==> inputs of 08-03 <==
Design cordic_native, start of the top module:
module cordic_native(
    I_rst_n,                 
    I_clk,                   
    I_init_phase,            
    I_change_phase,           
    I_inc_phase,             
    O_cos,                   
    O_sin                    
    );
Settings: LEC_CHECK=0, CAP_MARGIN=25, CELL_PAD_IN_SITES_GLOBAL_PLACEMENT=1, CORE_MARGIN=7, CORE_UTILIZATION=69, CTS_CLUSTER_DIAMETER=236, CTS_CLUSTER_SIZE=43, HOLD_SLACK_MARGIN=0.16, MAX_ROUTING_LAYER=met4, MIN_ROUTING_LAYER=met1, PLACE_DENSITY_LB_ADDON=0.15, SLEW_MARGIN=25, TNS_END_PERCENT=50; clock period 3.95 ns.
run.sh (not shown) runs the stock make flow with config.mk's settings and CLKGATE_MAP_FILE=.
==> 12-17: changes against 08-03 <==
CAP_MARGIN = 20   (was 25)
CELL_PAD_IN_SITES_GLOBAL_PLACEMENT = default   (was 1)
CORE_MARGIN = 2   (was 7)
CORE_UTILIZATION = 61   (was 69)
CTS_CLUSTER_DIAMETER = default   (was 236)
CTS_CLUSTER_SIZE = default   (was 43)
HOLD_SLACK_MARGIN = default   (was 0.16)
MAX_ROUTING_LAYER = default   (was met4)
MIN_ROUTING_LAYER = default   (was met1)
PLACE_DENSITY_LB_ADDON = default   (was 0.15)
SETUP_SLACK_MARGIN = 0.87   (was default)
SLEW_MARGIN = 20   (was 25)
TNS_END_PERCENT = default   (was 50)
==> flow/constraint.sdc (replaced) <==
create_clock -name core_clock -period 3.24 [get_ports {I_clk}]
set_input_delay 0.6480 -clock core_clock [delete_from_list [all_inputs] [get_ports {I_clk}]]
set_output_delay 0.6480 -clock core_clock [all_outputs]
set_load 0.01 [all_outputs]
==> 07-24: changes against 08-03 <==
CAP_MARGIN = 20   (was 25)
CELL_PAD_IN_SITES_DETAIL_PLACEMENT = 2   (was default)
CELL_PAD_IN_SITES_GLOBAL_PLACEMENT = default   (was 1)
CORE_ASPECT_RATIO = 0.91   (was default)
CORE_MARGIN = 3   (was 7)
CORE_UTILIZATION = 40   (was 69)
CTS_CLUSTER_DIAMETER = default   (was 236)
CTS_CLUSTER_SIZE = default   (was 43)
HOLD_SLACK_MARGIN = default   (was 0.16)
MIN_ROUTING_LAYER = default   (was met1)
PLACE_DENSITY_LB_ADDON = 0.26   (was 0.15)
SLEW_MARGIN = 20   (was 25)
==> flow/constraint.sdc (replaced) <==
create_clock -name core_clock -period 5.0 [get_ports {I_clk}]
set_input_delay 1.0000 -clock core_clock [delete_from_list [all_inputs] [get_ports {I_clk}]]
set_output_delay 1.0000 -clock core_clock [all_outputs]
set_load 0.01 [all_outputs]
==> results.sh <==
# source this file to load flow results
export IMPL_fp_utilization=0.406
export IMPL_run_status="complete, no violations"
export IMPL_die_span_in_x_um=321
export IMPL_floorplan_die_area_um2=93900
export IMPL_core_um2=89000
export IMPL_dieHeight_um=293
# the run above: 07-24

==> results.sh <==
# flow metrics
export IMPL_run_status="did not finish"
export IMPL_failing_step="global placement without I/O (3_1_place_gp_skip_io)"
export IMPL_flow_first_error="[ERROR FLW-0024] Place density exceeds 1.0 (current PLACE_DENSITY_LB_ADDON =  0.15). Please check if the value of  PLACE_DENSITY_LB_ADDON is between 0 and 0.99."
export IMPL_flip_flops_with_a_built_in_enable=0
export IMPL_dieHeight_um=243
export IMPL_die_span_in_x_um=243
# the run above: 08-03

==> results.sh <==
# source this file to load flow results
export IMPL_dieHeight_um=247
export IMPL_syn_cell_area_um2=36100
export IMPL_inverters_excl_clock=277
export IMPL_worst_hold_path_type="flop to flop"
export IMPL_die_span_in_x_um=247
export IMPL_fp_utilization=0.614
export IMPL_run_status="complete, no violations"
export IMPL_core_um2=58800
export IMPL_warning_total_across_the_stage_logs=54
# the run above: 12-17


* * *

==> build 45 <==
Starting RTL as in the previous note.
export LEC_CHECK = 0
export CAP_MARGIN = 20
export CORE_MARGIN = 2
export CORE_UTILIZATION = 50
export CTS_CLUSTER_SIZE = 88
export GPL_TIMING_DRIVEN = 1
export SETUP_SLACK_MARGIN = 0.72
export SLEW_MARGIN = 20
create_clock -name core_clock -period 4.4 [get_ports {I_clk}]
==> trial 10: changes against build 45 <==
ABC_AREA = 1   (was default)
CAP_MARGIN = 10   (was 20)
CORE_ASPECT_RATIO = 1.12   (was default)
CORE_UTILIZATION = 72   (was 50)
CTS_CLUSTER_DIAMETER = 313   (was default)
CTS_CLUSTER_SIZE = 15   (was 88)
GPL_TIMING_DRIVEN = default   (was 1)
MAX_ROUTING_LAYER = met5   (was default)
PLACE_DENSITY_LB_ADDON = 0.2   (was default)
SETUP_SLACK_MARGIN = default   (was 0.72)
TNS_END_PERCENT = 90   (was default)
==> flow/constraint.sdc (replaced) <==
create_clock -name core_clock -period 2.75 [get_ports {I_clk}]
set_input_delay 0.5500 -clock core_clock [delete_from_list [all_inputs] [get_ports {I_clk}]]
set_output_delay 0.5500 -clock core_clock [all_outputs]
set_load 0.01 [all_outputs]
==> trial 48: changes against build 45 <==
ABC_AREA = 1   (was default)
CORE_UTILIZATION = 70   (was 50)
CTS_CLUSTER_SIZE = 72   (was 88)
GPL_TIMING_DRIVEN = default   (was 1)
PLACE_DENSITY = 0.65   (was default)
SETUP_SLACK_MARGIN = 0.53   (was 0.72)
==> flow/constraint.sdc (replaced) <==
create_clock -name core_clock -period 2.84 [get_ports {I_clk}]
set_input_delay 0.5680 -clock core_clock [delete_from_list [all_inputs] [get_ports {I_clk}]]
set_output_delay 0.5680 -clock core_clock [all_outputs]
set_load 0.01 [all_outputs]
==> trial 26: changes against build 45 <==
ABC_AREA = 1   (was default)
CORE_UTILIZATION = 66   (was 50)
CTS_CLUSTER_SIZE = default   (was 88)
GPL_TIMING_DRIVEN = default   (was 1)
SETUP_SLACK_MARGIN = default   (was 0.72)
==> flow/constraint.sdc (replaced) <==
create_clock -name core_clock -period 3.36 [get_ports {I_clk}]
set_input_delay 0.6720 -clock core_clock [delete_from_list [all_inputs] [get_ports {I_clk}]]
set_output_delay 0.6720 -clock core_clock [all_outputs]
set_load 0.01 [all_outputs]
==> run_results.csv <==
group,metric,value,unit
outcome,outcome,"failed layout checks",
outcome,so_faults,"setup timing",
worst_setup_path,path_delay_family,"AND-OR/OR-AND gates",
timing,setup_viol,1,
worst_setup_path,critPathCapture,"cordic_sin_inst.R_sin_8[13]$_SDFF_PN0_",
timing,worst_slack,-0.0252,ns
route,firstDrtPassIters,8,
layout,fillers,3408,
synthesis,floorplan.nets,5748,
synthesis,mux_share,0,%
the above is filed under trial 10

==> run_results.csv <==
group,metric,value,unit
clocking,cts_buffers,67,
worst_setup_path,path_delay_family,"simple AND/OR/NAND/NOR gates",
route,drt-initial-drc-count,1270,
route,firstDrtPassIters,5,
worst_setup_path,critPathCapture,"R_current_phase[2]$_DFF_P_",
synthesis,mux_share,1.66,%
synthesis,floorplan.nets,4792,
layout,fillers,6685,
timing,setup_viol,0,
timing,worst_slack,0.868,ns
outcome,outcome,"complete, no violations",
the above is filed under build 45

==> run_results.csv <==
group,metric,value,unit
placed_design,dp_hpwl,71300,microns
synthesis,mux_share,0,%
synthesis,top_area_cell,"dfxtp_1",
placed_design,port_buffers,58,
outcome,stop_stage,"global routing (5_1_grt)",
outcome,error_line,"[ERROR GRT-0232] Routing congestion too high. Check the congestion heatmap in the GUI.",
synthesis,ys_area,37500,sq um
synthesis,floorplan.nets,5748,
outcome,outcome,"aborted with a tool error",
the above is filed under trial 48

==> run_results.csv <==
group,metric,value,unit
route,firstDrtPassIters,8,
worst_setup_path,critPathCapture,"cordic_sin_inst.R_sin_7[10]$_SDFF_PN0_",
timing,setup_viol,0,
layout,fillers,4707,
worst_setup_path,path_delay_family,"AND-OR/OR-AND gates",
outcome,outcome,"complete, no violations",
timing,worst_slack,0.352,ns
synthesis,floorplan.nets,5748,
the above is filed under trial 26


* * *

==> try-quartz <==
Starting RTL as in the previous note.
// cordic_native
module cordic_native(
    I_rst_n,                 
    I_clk,                   
    I_init_phase,            
    I_change_phase,           
    I_inc_phase,             
    O_cos,                   
    O_sin                    
    );
clock: 3.27 ns
lec_check: 0
abc_area: 1
cap_margin: 15
cell_pad_in_sites_detail_placement: 0
cell_pad_in_sites_global_placement: 3
core_aspect_ratio: 0.91
core_margin: 3
core_utilization: 23
cts_cluster_diameter: 255
gpl_routability_driven: 0
max_routing_layer: met4
min_routing_layer: met2
place_density: 0.79
slew_margin: 10
tns_end_percent: 50
==> inputs of try-pepper, as changes to try-quartz <==
==> flow/config.mk (replaced) <==
export PLATFORM = sky130hd
export DESIGN_NAME = cordic_native
export DESIGN_NICKNAME = cordic_native
export VERILOG_FILES = /design/flow/design.v
export SDC_FILE = /design/flow/constraint.sdc
export NUM_CORES = 4
export LEC_CHECK = 0
export CAP_MARGIN = 15
export CELL_PAD_IN_SITES_DETAIL_PLACEMENT = 0
export CORE_MARGIN = 10
export CORE_UTILIZATION = 43
export PLACE_DENSITY_LB_ADDON = 0.26
export SETUP_SLACK_MARGIN = -0.1
export SLEW_MARGIN = 20
==> flow/constraint.sdc (replaced) <==
create_clock -name core_clock -period 5.49 [get_ports {I_clk}]
set_input_delay 1.0980 -clock core_clock [delete_from_list [all_inputs] [get_ports {I_clk}]]
set_output_delay 1.0980 -clock core_clock [all_outputs]
set_load 0.01 [all_outputs]
==> inputs of try-tundra, as changes to try-quartz <==
==> flow/config.mk (replaced) <==
export PLATFORM = sky130hd
export DESIGN_NAME = cordic_native
export DESIGN_NICKNAME = cordic_native
export VERILOG_FILES = /design/flow/design.v
export SDC_FILE = /design/flow/constraint.sdc
export NUM_CORES = 4
export LEC_CHECK = 0
export CAP_MARGIN = 0
export CORE_MARGIN = 2
export CORE_UTILIZATION = 72
export SETUP_SLACK_MARGIN = 0.34
export SLEW_MARGIN = 20
==> flow/constraint.sdc (replaced) <==
create_clock -name core_clock -period 3.32 [get_ports {I_clk}]
set_input_delay 0.6640 -clock core_clock [delete_from_list [all_inputs] [get_ports {I_clk}]]
set_output_delay 0.6640 -clock core_clock [all_outputs]
set_load 0.01 [all_outputs]
==> results <==
Tool Warnings: try-tundra 60; try-pepper 53; try-quartz 52
Metal1 wirelength: try-tundra 39.0 mm; try-pepper 36.9 mm; try-quartz 0 um
Met1 layer usage reported by global route: try-tundra 40.7%; try-pepper 20.7%; try-quartz 0%
Run status: try-tundra complete, no violations; try-pepper complete, no violations; try-quartz complete, no violations
Endpoint of the most critical setup path: try-tundra R_current_phase[6]$_DFF_P_; try-pepper R_current_phase[1]$_DFF_P_; try-quartz cordic_sin_inst.R_cos_5[11]$_SDFF_PN0_
Setup repair after global routing missed its margin: try-tundra true; try-pepper false; try-quartz true
Final design instance area without fill: try-tundra 0.0432 sq mm; try-pepper 0.0399 sq mm; try-quartz 0.0438 sq mm
Fillers: try-tundra 2750; try-pepper 8101; try-quartz 17600
Count of placed standard cells in the final layout, fillers left out: try-tundra 5212; try-pepper 5379; try-quartz 7531
Placed wire-length estimate after detailed placement: try-tundra 63.0 mm; try-pepper 58.9 mm; try-quartz 86.0 mm
Number of inverters outside the clock class in the layout: try-tundra 276; try-pepper 276; try-quartz 710
Deepest level of the CTS H-tree: try-tundra 2; try-pepper 2; try-quartz 3
Wirelength, routed: try-tundra 94.6 mm; try-pepper 76.3 mm; try-quartz 114 mm
Arr. time, crit path: try-tundra 3.54 ns; try-pepper 4.57 ns; try-quartz 3.62 ns
Number of distinct standard cells referenced by the synthesized netlist: try-tundra 73; try-pepper 73; try-quartz 52
Actual slew at the worst max-slew pin: try-tundra 0.541 ns; try-pepper 0.994 ns; try-quartz 0.607 ns
CP most frequent cell: try-tundra buf_6; try-pepper -; try-quartz o21ai_0
Layout multi-input combinational cell count: try-tundra 3293; try-pepper 3293; try-quartz 3833
Launching element type of the critical path: try-tundra flop; try-pepper input pin; try-quartz flop
Aggregate global-route resource usage: try-tundra 33.3%; try-pepper 16.0%; try-quartz 20.9%
WS Path Type: try-tundra flop to flop; try-pepper input pin to flop; try-quartz flop to flop
Ao+oa area frac: try-tundra 16.9%; try-pepper 16.9%; try-quartz 22.4%
